## CPU
module CPU(clk, rst, memoryData, memoryAddress, dataOut, readSignal, writeSignal, AC);
input clk;
input rst;  
input [15:0] memoryData;
reg [3:0] state;
reg [5:0] PC;
reg [10:0] MAR;
reg signed [15:0] MBR;
reg [3:0] opcode;
reg M;
reg [15:0] IR;
reg zeroFlag, overflowFlag, carryFlag, negativeFlag;
output reg readSignal;
output reg writeSignal;
output reg signed [15:0] AC;
output reg [15:0] dataOut; 
output reg [10:0] memoryAddress;
reg signed [15:0] result;
parameter Load = 4'd1, Store = 4'd2, Add = 4'd3, Sub = 4'd4, Mul = 4'd5, Div = 4'd6 , Branch = 4'd7, BRZ = 4'd8;
always @ (posedge clk) begin
	if (rst) begin
	PC <= 0;
	state = 0;
	AC <= 0;
	dataOut <= 0;
	memoryAddress <= 0;
	zeroFlag = 0;
	overflowFlag = 0;
	carryFlag = 0;
	negativeFlag = 0;
	readSignal = 1;
	writeSignal = 0;
	end
	else
	case (state)
		0: begin  
			MAR <= PC;
			state = 1;
		end
		1: begin  
			writeSignal = 0;
			readSignal = 1;
			memoryAddress <= MAR;
			PC <= PC + 1;
			state = 2;
		end
		2:state = 3;  
		3: begin
			MBR <= memoryData;
			state = 4;
		end
		4: begin
			IR <= MBR;
			state = 5;
		end
		5: begin  
			opcode <= IR[15:12];
			M <= IR[11];
			MAR <= IR[10:0];
			state = 6;
		end
		6: begin
				if (opcode == Branch) begin  
					PC <= MAR; 
  ...
For scale: ~2800 cells after synthesis, ~130 flip-flops, ~63 I/O pins, about 0.019 mm^2 of cells after synthesis.
make LEC_CHECK=0 ABC_AREA=1 CAP_MARGIN=20 CORE_MARGIN=2 CORE_UTILIZATION=41 CTS_CLUSTER_DIAMETER=188 CTS_CLUSTER_SIZE=46 PLACE_DENSITY=0.6 SLEW_MARGIN=20 finish   # period 42.0 ns
run.sh (not shown) runs the stock make flow with config.mk's settings and CLKGATE_MAP_FILE=.
Rerun with:
Settings changed: CORE_UTILIZATION 41 to 62, CTS_CLUSTER_DIAMETER 188 to not set, CTS_CLUSTER_SIZE 46 to 96.
Clock period 42.0 ns to 23.0 ns, I/O delays scaled along.
The changed run failed in 5_1_grt (GRT-0232).
Die area falls by 33%.
Synthesized cell count is unchanged.
Synthesized area stays the same.
Rerun with:
Settings changed: ABC_AREA 1 to not set, CORE_UTILIZATION 62 to 72, CTS_CLUSTER_SIZE 96 to not set, SETUP_SLACK_MARGIN set to 2.54.
Clock period 23.0 ns to 8.53 ns, I/O delays scaled along.
Result: This time the run aborted during 4_1_cts. Area after synthesis rose slightly. Die area fell by roughly a tenth. Synthesized cell count fell by about a fifth.

* * *

## the reference run
Starting RTL as in the previous note.
make LEC_CHECK=0 ABC_AREA=1 CAP_MARGIN=20 CORE_MARGIN=2 CORE_UTILIZATION=66 MAX_ROUTING_LAYER=met4 PLACE_DENSITY=0.6 SETUP_SLACK_MARGIN=3.28 SLEW_MARGIN=20 finish   # period 28.8 ns
FAIL the reference run @ global routing (5_1_grt): tool exited with error
[inputs] the trial run vs the reference run
- SETUP_SLACK_MARGIN no longer set, was 3.28
- MAX_ROUTING_LAYER no longer set, was met4
- CTS_CLUSTER_SIZE now 99, previously not set
- CORE_UTILIZATION now 72, was 66
- the clock period (ns, I/O delays scaled along) now 58.2, was 28.8
Between the trial run and the reference run, the pre-CTS setup slack is lower for the reference run. Comparing the trial run against the reference run, there is no change at all in tally of buffers added on design ports. Relative to the reference run, post-cts resize count has decreased by 165 in the trial run. What the reference run reported for area of the placeable core has to be multiplied by 0.910 to get the figure for the trial run. Apart from the reference run, each of the trial run and the reference run ends the flow with a layout that passes the timing, DRC and antenna checks. Comparing the reference run against the trial run, there is no change at all in total number of clock tree sinks. The trial run gives more floorplan-stage core utilization than the reference run did. Summary — horizontal die dimension, the trial run relative to the reference run: lower, by 4.2%. Compared with the reference run, the trial run improves half-perimeter wire length of the detailed placement result. The trial run vs the reference run on instance count after placement with tap cells included: the trial run is the lower one. Total die area (lower): the trial run. In the trial run, the final weighted congestion of routability-driven global placement came out 0.0086 above the value in the reference run.

* * *

Setup of the previous run:
CPU again, from the RTL that the note above started with.
Settings: LEC_CHECK=0, ABC_AREA=1, CAP_MARGIN=10, CORE_ASPECT_RATIO=0.95, CORE_MARGIN=5, CORE_UTILIZATION=63, CTS_CLUSTER_DIAMETER=187, CTS_CLUSTER_SIZE=36, MAX_ROUTING_LAYER=met4, PLACE_DENSITY_LB_ADDON=0.27, SETUP_SLACK_MARGIN=5.0, SLEW_MARGIN=10; clock period 35.8 ns.
Input-level comparison between the current run and the previous run:
Settings: CORE_UTILIZATION changed from 63 to 50; GPL_TIMING_DRIVEN newly set to 0; CORE_ASPECT_RATIO changed from 0.95 to 0.56; CTS_CLUSTER_SIZE removed (was 36); PLACE_DENSITY_LB_ADDON changed from 0.27 to 0.03; CTS_CLUSTER_DIAMETER changed from 187 to 44; ABC_AREA changed from 1 to 0; HOLD_SLACK_MARGIN newly set to 0.21.
Results
The current run: all stages complete, timing, DRC and antenna checks passed
The previous run completed every stage of the flow, and the final layout passed the timing, DRC and antenna checks.
Start point of the critical path: AC[0] -> the current run, MBR[0] -> the previous run
The current run vs the previous run, cell with the biggest individual delay on the critical path: or4_4 vs edfxtp_1
Taking the previous run as the reference, in the current run xor and xnor area share after synthesis moved up; synthesized area divided by synthesized cell count moved up; area fraction in full adders, half adders and majority gates moved down; combinational cell area excluding buffers and inverters moved up; share of power burned in the clock network moved up.
Sort the previous run and the current run by post-route clock period utilization, descending, and the current run comes first.
Design area (the current run vs. the previous run) increases by a little under 10%
Compared with the previous run, the current run shows a higher post-detailed-route via-to-cell ratio.
Going from the previous run to the current run, via count now larger; global-route wire length before repair went up about 20%; count of inserted tapcells now larger.

* * *

Starting RTL as in the previous note.
Settings: LEC_CHECK=0, ABC_AREA=1, CAP_MARGIN=0, CORE_ASPECT_RATIO=0.74, CORE_MARGIN=2, CORE_UTILIZATION=72, CTS_CLUSTER_DIAMETER=391, CTS_CLUSTER_SIZE=96, PLACE_DENSITY=0.6, SETUP_SLACK_MARGIN=-2.0, SLEW_MARGIN=20, TNS_END_PERCENT=5; clock period 21.4 ns.
The starting point aborted during clock tree synthesis, error DPL-0033.
Then changed:
ABC_AREA = default   (was 1)
CAP_MARGIN = 20   (was 0)
CORE_ASPECT_RATIO = default   (was 0.74)
CORE_UTILIZATION = 52   (was 72)
CTS_CLUSTER_DIAMETER = default   (was 391)
CTS_CLUSTER_SIZE = default   (was 96)
SETUP_SLACK_MARGIN = default   (was -2.0)
TNS_END_PERCENT = default   (was 5)
clock period = 38.3 ns   (was 21.4 ns; I/O delays follow)
The changed run went through all stages and came out clean.
Synthesized area goes up by 0.76%.
Die size grows by 38%.
Synthesized cell count decreases by 17%.
Then changed:
ABC_AREA = 1   (was default)
CORE_UTILIZATION = 65   (was 52)
CTS_CLUSTER_SIZE = 72   (was default)
SETUP_SLACK_MARGIN = 2.51   (was default)
clock period = 28.8 ns   (was 38.3 ns; I/O delays follow)
The changed run aborted during global routing. Synthesized area shrinks slightly. Die size fell by about a fifth. Synthesized cell count is higher by about a fifth.
Then changed:
ABC_AREA = default   (was 1)
CORE_UTILIZATION = 40   (was 65)
CTS_CLUSTER_SIZE = default   (was 72)
SETUP_SLACK_MARGIN = default   (was 2.51)
clock period = 42.0 ns   (was 28.8 ns; I/O delays follow)
Outcome: The changed run went through all stages and came out clean. Area after synthesis rises slightly. Synthesized cell count shrinks by about a fifth. Die area went up by well over a third.
Power is estimated from default activity; no workload was simulated.
